==> inputs of juniper <==
==> flow/design.v <==
module floating_mult (
  input         s_axis_a_tvalid,
  input  [31:0] s_axis_a_tdata,
  input         s_axis_b_tvalid,
  input  [31:0] s_axis_b_tdata,
  output        m_axis_result_tvalid,
  output [31:0] m_axis_result_tdata
);
wire [31:0] a = s_axis_a_tdata;
wire [31:0] b = s_axis_b_tdata;
wire        sa = a[31];
wire        sb = b[31];
wire [7:0]  ea = a[30:23];
wire [7:0]  eb = b[30:23];
wire [22:0] fa = a[22:0];
wire [22:0] fb = b[22:0];
wire a_zero = (ea == 8'd0);
wire b_zero = (eb == 8'd0);
wire a_inf  = (ea == 8'hFF) && (fa == 23'd0);
wire b_inf  = (eb == 8'hFF) && (fb == 23'd0);
wire a_nan  = (ea == 8'hFF) && (fa != 23'd0);
wire b_nan  = (eb == 8'hFF) && (fb != 23'd0);
wire        s = sa ^ sb;
wire [47:0] p = {1'b1, fa} * {1'b1, fb};
wire signed [10:0] e0 = $signed({3'b000, ea}) + $signed({3'b000, eb}) - 11'sd127;
reg  [22:0] m;
reg         g;
reg         st;
reg  signed [10:0] e1;
always @(*) begin
  if (p[47]) begin
    m  = p[46:24];
    g  = p[23];
    st = |p[22:0];
    e1 = e0 + 11'sd1;
  end else begin
    m  = p[45:23];
    g  = p[22];
    st = |p[21:0];
    e1 = e0;
  end
end
wire        rnd = g & (st | m[0]);
wire [23:0] mr  = {1'b0, m} + {23'd0, rnd};
wire signed [10:0] e2 = mr[23] ? e1 + 11'sd1 : e1;
wire [22:0] mf  = mr[22:0];
reg [31:0] r;
always @(*) begin
  if (a_nan || b_nan || (a_inf && b_zero) || (b_inf && a_zero))
    r = 32'h7FC00000;
  else if (a_inf || b_inf)
    r = {s, 8'hFF, 23'd0};
  else if (a_zero || b_zero)
    r = {s, 31'd0};
  else if (e2 >= 11'sd255)
    r = {s, 8'hFF, 23'd0};
  else if (e2 <= 11'sd0)
    r = {s, 31'd0};
  else
    r = {s, e2[7:0], mf};
end
assign m_axis_result_tdata  = r;
assign m_axis_result_tvalid = 1'b1;
endmodule
module floating_adder (
  input         s_axis_a_tvalid,
  input  [31:0] s_axis_a_tdata,
  input         s_axis_a_tlast,
  input         s_axis_b_tvalid,
  input  [31:0] s_axis_b_tdata,
  output        m_axis_result_tvalid,
  output [31:0] m_axis_result_tdata,
  output        m_axis_result_tlast
);
wire [31:0] a = s_axis_a_tdata;
wire [31:0] b = s_axis_b_tdata;
wire a_zero = (a[30:23] == 8'd0);
wire b_zero = (b[30:23] == 8'd0);
wire a_inf  = (a[30:23] == 8'hFF) && (a[22:0] == 23'd0);
wire b_inf  = (b[30:23] == 8'hFF) && (b[22:0] == 23'd0);
wire a_nan  = (a[30:23] == 8'hFF) && (a[22:0] != 23'd0);
wire b_nan  = (b[30:23] == 8'hFF) && (b[22:0] != 23'd0);
wire        swap = (b[30:0] > a[30:0]);
wire [31:0] x = swap ? b : a;
wire [31:0] y = swap ? a : b;
wire        sx = x[31];
wire        sy = y[31];
wire [7:0]  ex = x[30:23];
wire [7:0]  ey = y[30:23];
wire [7:0]  d  = ex - ey;
wire        sub = sx ^ sy;
wire [26:0] mx = {1'b1, x[22:0], 3'b000};
wire [26:0] my = {1'b1, y[22:0], 3'b000};
wire        far    = (d >= 8'd27);
wire [26:0] my_sh  = far ? 27'd0 : (my >> d[4:0]);
wire [26:0] lost   = far ? my : (my & ~(27'h7FFFFFF << d[4:0]));
wire        sticky = |lost;
wire [26:0] my_al = {my_sh[26:1], my_sh[0] | sticky};
wire [27:0] s0 = sub ? ({1'b0, mx} - {1'b0, my_al}) : ({1'b0, mx} + {1'b0, my_al});
reg  [4:0]  lz;
always @(*) begin
  casez (s0[26:0])
    27'b1??????????????????????????: lz = 5'd0;
    27'b01?????????????????????????: lz = 5'd1;
    27'b001????????????????????????: lz = 5'd2;
    27'b0001???????????????????????: lz = 5'd3;
    27'b00001??????????????????????: lz = 5'd4;
    27'b000001?????????????????????: lz = 5'd5;
    27'b0000001????????????????????: lz = 5'd6;
    27'b00000001???????????????????: lz = 5'd7;
    27'b000000001??????????????????: lz = 5'd8;
    27'b0000000001?????????????????: lz = 5'd9;
    27'b00000000001????????????????: lz = 5'd10;
    27'b000000000001???????????????: lz = 5'd11;
    27'b0000000000001??????????????: lz = 5'd12;
    27'b00000000000001?????????????: lz = 5'd13;
    27'b000000000000001????????????: lz = 5'd14;
    27'b0000000000000001???????????: lz = 5'd15;
    27'b00000000000000001??????????: lz = 5'd16;
    27'b000000000000000001?????????: lz = 5'd17;
    27'b0000000000000000001????????: lz = 5'd18;
    27'b00000000000000000001???????: lz = 5'd19;
    27'b000000000000000000001??????: lz = 5'd20;
    27'b0000000000000000000001?????: lz = 5'd21;
    27'b00000000000000000000001????: lz = 5'd22;
    27'b000000000000000000000001???: lz = 5'd23;
    27'b0000000000000000000000001??: lz = 5'd24;
    27'b00000000000000000000000001?: lz = 5'd25;
    27'b000000000000000000000000001: lz = 5'd26;
    default:                          lz = 5'd27;
  endcase
end
wire [26:0] n  = s0[27] ? {s0[27:2], s0[1] | s0[0]} : (s0[26:0] << lz);
wire signed [9:0] en = s0[27] ? $signed({2'b00, ex}) + 10'sd1
                              : $signed({2'b00, ex}) - $signed({5'd0, lz});
wire        g   = n[2];
wire        st  = n[1] | n[0];
wire [22:0] m   = n[25:3];
wire        rnd = g & (st | m[0]);
wire [23:0] mr  = {1'b0, m} + {23'd0, rnd};
wire signed [9:0] e2 = mr[23] ? en + 10'sd1 : en;
reg [31:0] r;
always @(*) begin
  if (a_nan || b_nan || (a_inf && b_inf && (a[31] != b[31])))
    r = 32'h7FC00000;
  else if (a_inf)
    r = a;
  else if (b_inf)
    r = b;
  else if (a_zero && b_zero)
    r = {a[31] & b[31], 31'd0};
  else if (b_zero)
    r = a;
  else if (a_zero)
    r = b;
  else if (s0 == 28'd0)
    r = 32'd0;
  else if (e2 >= 10'sd255)
    r = {sx, 8'hFF, 23'd0};
  else if (e2 <= 10'sd0)
    r = {sx, 31'd0};
  else
    r = {sx, e2[7:0], mr[22:0]};
end
assign m_axis_result_tdata  = r;
assign m_axis_result_tvalid = 1'b1;
assign m_axis_result_tlast  = 1'b0;
endmodule
module conv_kernel(
	clk,
	rst_n,
	clear,
	i_pixel,
	i_weight,
	o_pixel
);
parameter	WIDTH	=	32;
input					clk;
input					rst_n;
input					clear;
input	[WIDTH-1:0]		i_pixel;
input	[WIDTH-1:0]		i_weight;
output	[WIDTH-1:0]		o_pixel;
reg		[WIDTH-1:0]		o_pixel;
reg		[WIDTH-1:0]		mult_a;
reg		[WIDTH-1:0]		mult_b;
wire	[WIDTH-1:0]		product;
reg		[WIDTH-1:0]		add_a;
reg		[WIDTH-1:0]		add_b;
wire	[WIDTH-1:0]		sum;
always @(posedge clk, negedge rst_n)	begin
	if(!rst_n) begin
		mult_a		<=	32'b0;
		mult_b		<=	32'b0;
	end
	else begin
		mult_a		<=	i_pixel;
		mult_b		<=	i_weight;
	end
end
always @(posedge clk, negedge rst_n)	begin
	if(!rst_n) begin
		add_a		<=	32'b0;
		add_b		<=	32'b0;
	end
	else if (clear) begin
		add_a		<=	32'b0;
		add_b		<=	32'b0;
	end			
	else begin
		add_a		<=	product;
		add_b		<=	sum;
	end
end
always @(posedge clk, negedge rst_n)	begin
	if(!rst_n) begin
		o_pixel		<=	32'b0;
	end
	else if (clear) begin
		o_pixel		<=	32'b0;
	end
	else begin
		o_pixel		<=	sum;
	end
end
floating_adder U_floating_adder (
  .s_axis_a_tvalid(),             
  .s_axis_a_tdata(add_a),               
  .s_axis_a_tlast(),               
  .s_axis_b_tvalid(),             
  .s_axis_b_tdata(add_b),               
  .m_axis_result_tvalid(),   
  .m_axis_result_tdata(sum),     
  .m_axis_result_tlast()     
);
floating_mult U_floating_mult (
  .s_axis_a_tvalid(),             
  .s_axis_a_tdata(mult_a),               
  .s_axis_b_tvalid(),             
  .s_axis_b_tdata(mult_b),               
  .m_axis_result_tvalid(),   
  .m_axis_result_tdata(product)     
);
endmodule
==> flow/run.sh <==
#!/bin/bash
# the make line also repeats each setting of config.mk as NAME=value (left out here)
make -C /OpenROAD-flow-scripts/flow DESIGN_CONFIG=/design/flow/config.mk WORK_HOME=/design/flow/orfs CLKGATE_MAP_FILE= finish
==> flow/config.mk <==
export PLATFORM = sky130hd
export DESIGN_NAME = conv_kernel
export DESIGN_NICKNAME = conv_kernel
export VERILOG_FILES = /design/flow/design.v
export SDC_FILE = /design/flow/constraint.sdc
export NUM_CORES = 4
export LEC_CHECK = 0
export ABC_AREA = 1
export CAP_MARGIN = 20
export CELL_PAD_IN_SITES_DETAIL_PLACEMENT = 2
export CORE_ASPECT_RATIO = 0.88
export CORE_MARGIN = 5
export CORE_UTILIZATION = 40
export CTS_CLUSTER_SIZE = 66
export GPL_ROUTABILITY_DRIVEN = 0
export HOLD_SLACK_MARGIN = 0.3
export PLACE_DENSITY = 0.57
export SLEW_MARGIN = 10
export TNS_END_PERCENT = 5
==> flow/constraint.sdc <==
create_clock -name core_clock -period 17.0 [get_ports {clk}]
set_input_delay 3.4000 -clock core_clock [delete_from_list [all_inputs] [get_ports {clk}]]
set_output_delay 3.4000 -clock core_clock [all_outputs]
set_load 0.01 [all_outputs]
==> delta: changes against juniper <==
Settings changed: ABC_AREA 1 to not set, CELL_PAD_IN_SITES_DETAIL_PLACEMENT 2 to not set, CORE_ASPECT_RATIO 0.88 to not set, CORE_MARGIN 5 to 2, CTS_CLUSTER_SIZE 66 to not set, GPL_ROUTABILITY_DRIVEN 0 to not set, HOLD_SLACK_MARGIN 0.3 to not set, PLACE_DENSITY 0.57 to not set, SLEW_MARGIN 10 to 20, TNS_END_PERCENT 5 to not set.
==> flow/constraint.sdc (replaced) <==
create_clock -name core_clock -period 11.8 [get_ports {clk}]
set_input_delay 2.3600 -clock core_clock [delete_from_list [all_inputs] [get_ports {clk}]]
set_output_delay 2.3600 -clock core_clock [all_outputs]
set_load 0.01 [all_outputs]
==> comparison <==
- delta ran to the end with no violations. juniper failed in 5_1_grt.
- In delta the synthesized cell count is lower than in juniper, by about 15%.
- In synthesized area, delta and juniper hardly differ.
- In delta the die area is lower than in juniper, by about 4%.
